==> branch delta: inputs <==
Design cordic_sin_cos, start of the top module:
module cordic_sin_cos
(
    input clk,
    input reset_n,
    input i_call,
    input [31:0] i_data,
    output o_done,
    output [31:0] o_cos,
    output [31:0] o_sin
);
clock: 16.2 ns
lec_check: 0
abc_area: 1
cap_margin: 40
core_aspect_ratio: 1.42
core_margin: 2
core_utilization: 72
cts_cluster_size: 98
place_density: 0.43
slew_margin: 20
tns_end_percent: 10
run.sh (not shown) runs the stock make flow with config.mk's settings and CLKGATE_MAP_FILE=.
==> branch zinc (differences from branch delta) <==
CAP_MARGIN = 20   (was 40)
CORE_ASPECT_RATIO = default   (was 1.42)
CORE_UTILIZATION = 58   (was 72)
CTS_CLUSTER_DIAMETER = 378   (was default)
CTS_CLUSTER_SIZE = default   (was 98)
MAX_ROUTING_LAYER = met4   (was default)
PLACE_DENSITY = default   (was 0.43)
TNS_END_PERCENT = default   (was 10)
==> flow/constraint.sdc (replaced) <==
create_clock -name core_clock -period 23.3 [get_ports {clk}]
set_input_delay 4.6600 -clock core_clock [delete_from_list [all_inputs] [get_ports {clk}]]
set_output_delay 4.6600 -clock core_clock [all_outputs]
set_load 0.01 [all_outputs]
==> impl_metrics.sql <==
-- metrics for the results database
INSERT INTO impl_metrics (metric_group, metric, value, unit) VALUES
('worst_setup_path', 'endpoint_of_the_worst_setup_timing_path', 'u_sin_cos.deg[6]', ''),
('timing', 'timing.max_slew.rel_slack', '29.9', '%'),
('global_route', 'grt_first_pass_wirelength', '142', 'mm'),
('run_status', 'outcome', 'timing/DRC/antenna clean', ''),
('drt', 'met2RoutedLength', '43.3', 'mm'),
('worst_setup_path', 'timing.reg2reg.setup_slack', '13.08', 'ns'),
('finish', 'nNonClkBuffers', '188', ''),
('global_route', 'global_route.usage.met1', '42.1', '%'),
('drt', 'drt-met1-wl', '37.5', 'mm'),
('worst_setup_path', 'critPathMaxStageDelay', '0.42', 'ns'),
('floorplan', 'floorplan.die.height', '226', 'um'),
('floorplan', 'taps', '664', '');
(the above is from branch zinc)
==> impl_metrics.sql <==
-- metrics for the results database
INSERT INTO impl_metrics (metric_group, metric, value, unit) VALUES
('job', 'max_cap_viol_count', '1', ''),
('worst_setup_path', 'endpoint_of_the_worst_setup_timing_path', 'u_sin_cos.deg[29]', ''),
('timing', 'setup_ws', '-5.89', 'ns'),
('run_status', 'outcome', 'finished with violations', ''),
('worst_setup_path', 'timing.reg2reg.setup_slack', '5.37', 'ns'),
('timing', 'finalSetupViolCount', '35', ''),
('run_status', 'so_faults', 'capacitance limit, slew limit, setup timing', ''),
('timing', 'slew_viol_final', '2', ''),
('drt', 'drt-met1-wl', '35.9', 'mm'),
('drt', 'met2RoutedLength', '52.3', 'mm'),
('floorplan', 'taps', '534', '');
(the above is from branch delta)

========
==> run G <==
==> flow/design.v <==
`timescale 1ns / 1ps
module cordic_sin_cos
(
    input clk,
    input reset_n,
    input i_call,
    input [31:0] i_data,
    output o_done,
    output [31:0] o_cos,
    output [31:0] o_sin
);
cordic_sin_cos_core u_sin_cos (
    .clk     ( clk ),
    .reset_n ( reset_n ),
    .i_call  ( i_call ),
    .i_data  ( i_data ),
    .o_done  ( o_done ),
    .o_cos   ( o_cos ),
    .o_sin   ( o_sin )
);
endmodule
module cordic_sin_cos_core(
    clk,
    reset_n,
    i_call,
    i_data,
    o_done,
    o_cos,
    o_sin
);
     input clk;
     input reset_n;
	 input i_call; 
	 input signed [31:0] i_data;
	 output o_done;
	 output signed [31:0] o_cos;
	 output signed [31:0] o_sin;	 
	 function [31:0] atan;
	    input [3:0] idx;
	    case( idx )
	       4'd0: atan = 32'd2949120;  4'd1: atan = 32'd1740992;  4'd2: atan = 32'd919872;  4'd3: atan = 32'd466944;
	       4'd4: atan = 32'd234368;   4'd5: atan = 32'd117312;   4'd6: atan = 32'd58688;   4'd7: atan = 32'd29312;
	       4'd8: atan = 32'd14656;    4'd9: atan = 32'd7360;     4'd10: atan = 32'd3648;   4'd11: atan = 32'd1856;
	       4'd12: atan = 32'd896;     4'd13: atan = 32'd448;     4'd14: atan = 32'd256;    default: atan = 32'd128;
	    endcase
	 endfunction
	 reg signed [31:0]x,y,tx,ty,deg,rcos,rsin;
	 reg [7:0]i,seg;
	 reg isdone,isnegcos,isnegsin,isswap;
	 always @ ( posedge clk or negedge reset_n )
	 if( !reset_n )
	 begin
	    { x,y,deg,rcos,rsin } <= { 32'd0,32'd0,32'd0,32'd0,32'd0};
		i <= 8'd0;
		{ isdone,isnegcos,isnegsin,isswap } <= { 1'b0,1'b0,1'b0,1'b0 };
	 end
	 else if( i_call )
	 case( i )       
  	    0:
		begin
		   seg = i_data / 90;
		   if( seg == 0 ) 
		   begin 
		   	  deg <= i_data; 
		   	  isnegcos <= 0; 
		   	  isnegsin <= 0; 
		   	  isswap <= 0; 
		   end
		   else if( seg == 1 ) 
		   begin 
		   	  deg <= i_data - 90; 
		   	  isnegcos <= 1; 
		   	  isnegsin <= 0; 
		   	  isswap <= 1; 
		   end
		   else if( seg == 2 ) 
		   begin 
		   	  deg <= i_data - 180; 
		   	  isnegcos <= 1; 
		   	  isnegsin <= 1; 
		   	  isswap <= 0; 
		   end
		   else if( seg == 3 ) 
		   begin 
		   	  deg <= i_data - 270; 
		   	  isnegcos <= 0; 
		   	  isnegsin <= 1; 
		   	  isswap <= 1;  
		   end 
		   i <= i + 1'b1;
	    end		 
		1:
		begin 
		   x <= 32'd39797; 
		   y <= 32'd0; 
		   deg <= deg << 16; 
		   i <= i + 1'b1; 
		end					 
		2,3,4,5,6,7,8,9,10,11,12,13,14,15,16,17:
		if( deg > 0 )
		begin
		   ty = y >>> i-2;
		   tx = x >>> i-2;
		   x <= x - ty;
		   y <= y + tx;
		   deg <= deg - atan(i-2);
		   i <= i + 1'b1;
		end
		else
		begin
		   ty = y >>> i-2;
		   tx = x >>> i-2;
		   x <= x + ty ;
		   y <= y - tx ;
		   deg <= deg + atan(i-2);
		   i <= i + 1'b1;
		end
		18:
		begin 
		   {rcos,rsin} <= isswap ? { y,x } : { x,y }; 
		   i <= i + 1'b1; 
		end			
		19:
		begin 
		   isdone <= 1'b1; 
		   i <= i + 1'b1; 
		end		
		20:
		begin 
		   isdone <= 1'b0; 
		   i <= 8'd0; 
		end		   
	 endcase
	 assign o_done = isdone;
	 assign o_cos = isnegcos ? -(rcos) : rcos;
	 assign o_sin = isnegsin ? -(rsin) : rsin;
endmodule
==> flow/run.sh <==
#!/bin/bash
# the make line also repeats each setting of config.mk as NAME=value (left out here)
make -C /OpenROAD-flow-scripts/flow DESIGN_CONFIG=/design/flow/config.mk WORK_HOME=/design/flow/orfs CLKGATE_MAP_FILE= finish
==> flow/config.mk <==
export PLATFORM = sky130hd
export DESIGN_NAME = cordic_sin_cos
export DESIGN_NICKNAME = cordic_sin_cos
export VERILOG_FILES = /design/flow/design.v
export SDC_FILE = /design/flow/constraint.sdc
export NUM_CORES = 4
export LEC_CHECK = 0
export CAP_MARGIN = 20
export CELL_PAD_IN_SITES_DETAIL_PLACEMENT = 1
export CORE_ASPECT_RATIO = 1.8
export CORE_MARGIN = 2
export CORE_UTILIZATION = 65
export CTS_CLUSTER_SIZE = 26
export GPL_ROUTABILITY_DRIVEN = 1
export GPL_TIMING_DRIVEN = 0
export MIN_ROUTING_LAYER = met1
export PLACE_DENSITY_LB_ADDON = 0.11
export SLEW_MARGIN = 15
export TNS_END_PERCENT = 55
==> flow/constraint.sdc <==
create_clock -name core_clock -period 30.0 [get_ports {clk}]
set_input_delay 6.0000 -clock core_clock [delete_from_list [all_inputs] [get_ports {clk}]]
set_output_delay 6.0000 -clock core_clock [all_outputs]
set_load 0.01 [all_outputs]
==> run E (differences from run G) <==
- CAP_MARGIN: 20 -> 5
- CELL_PAD_IN_SITES_DETAIL_PLACEMENT: 1 -> not set
- CORE_ASPECT_RATIO: 1.8 -> not set
- CTS_CLUSTER_DIAMETER: not set -> 32
- CTS_CLUSTER_SIZE: 26 -> 45
- GPL_ROUTABILITY_DRIVEN: 1 -> not set
- GPL_TIMING_DRIVEN: 0 -> not set
- MAX_ROUTING_LAYER: not set -> met4
- MIN_ROUTING_LAYER: met1 -> not set
- PLACE_DENSITY_LB_ADDON: 0.11 -> not set
- SETUP_SLACK_MARGIN: not set -> 5.0
- SLEW_MARGIN: 15 -> 20
- TNS_END_PERCENT: 55 -> 5
==> flow/constraint.sdc (replaced) <==
create_clock -name core_clock -period 25.3 [get_ports {clk}]
set_input_delay 5.0600 -clock core_clock [delete_from_list [all_inputs] [get_ports {clk}]]
set_output_delay 5.0600 -clock core_clock [all_outputs]
set_load 0.01 [all_outputs]
==> summary of the runs <==
In synthesized cell count, run G and run E do not differ. Run G died in detailed placement (3_5_place_dp). Run E ran to the end with violations: negative setup slack. Die size is about the same in run E and run G. In synthesized area, run G and run E do not differ.
==> figures <==
                                                                       run E                              run G
Io pins                                                                  100                                100
Height of the die                                                     213 µm                             284 µm
Area of the placeable core                                         43100 µm²                          43000 µm²
Global placement routability congestion                                 1.08                               1.17
Die x size                                                            213 µm                             160 µm
Status                                            complete, but fails checks                     did not finish
Failing step                                                               -  detailed placement (3_5_place_dp)
Violated checks                                         negative setup slack                                  -
Sequential element share of the synthesized area                       0.152                              0.152
Standard-cell row count                                                   76                                102
Top cell type's share of synthesized area                              0.152                              0.152
FP Util                                                                0.658                              0.659
Post-Synthesis Net Count                                                4052                               4052
Post-synthesis simple-gate area fraction                               0.227                              0.227
Port Buffer Count                                                         99                                 85
Yosys Warn Count                                                           1                                  1
Chip area                                                          45300 µm²                          45400 µm²
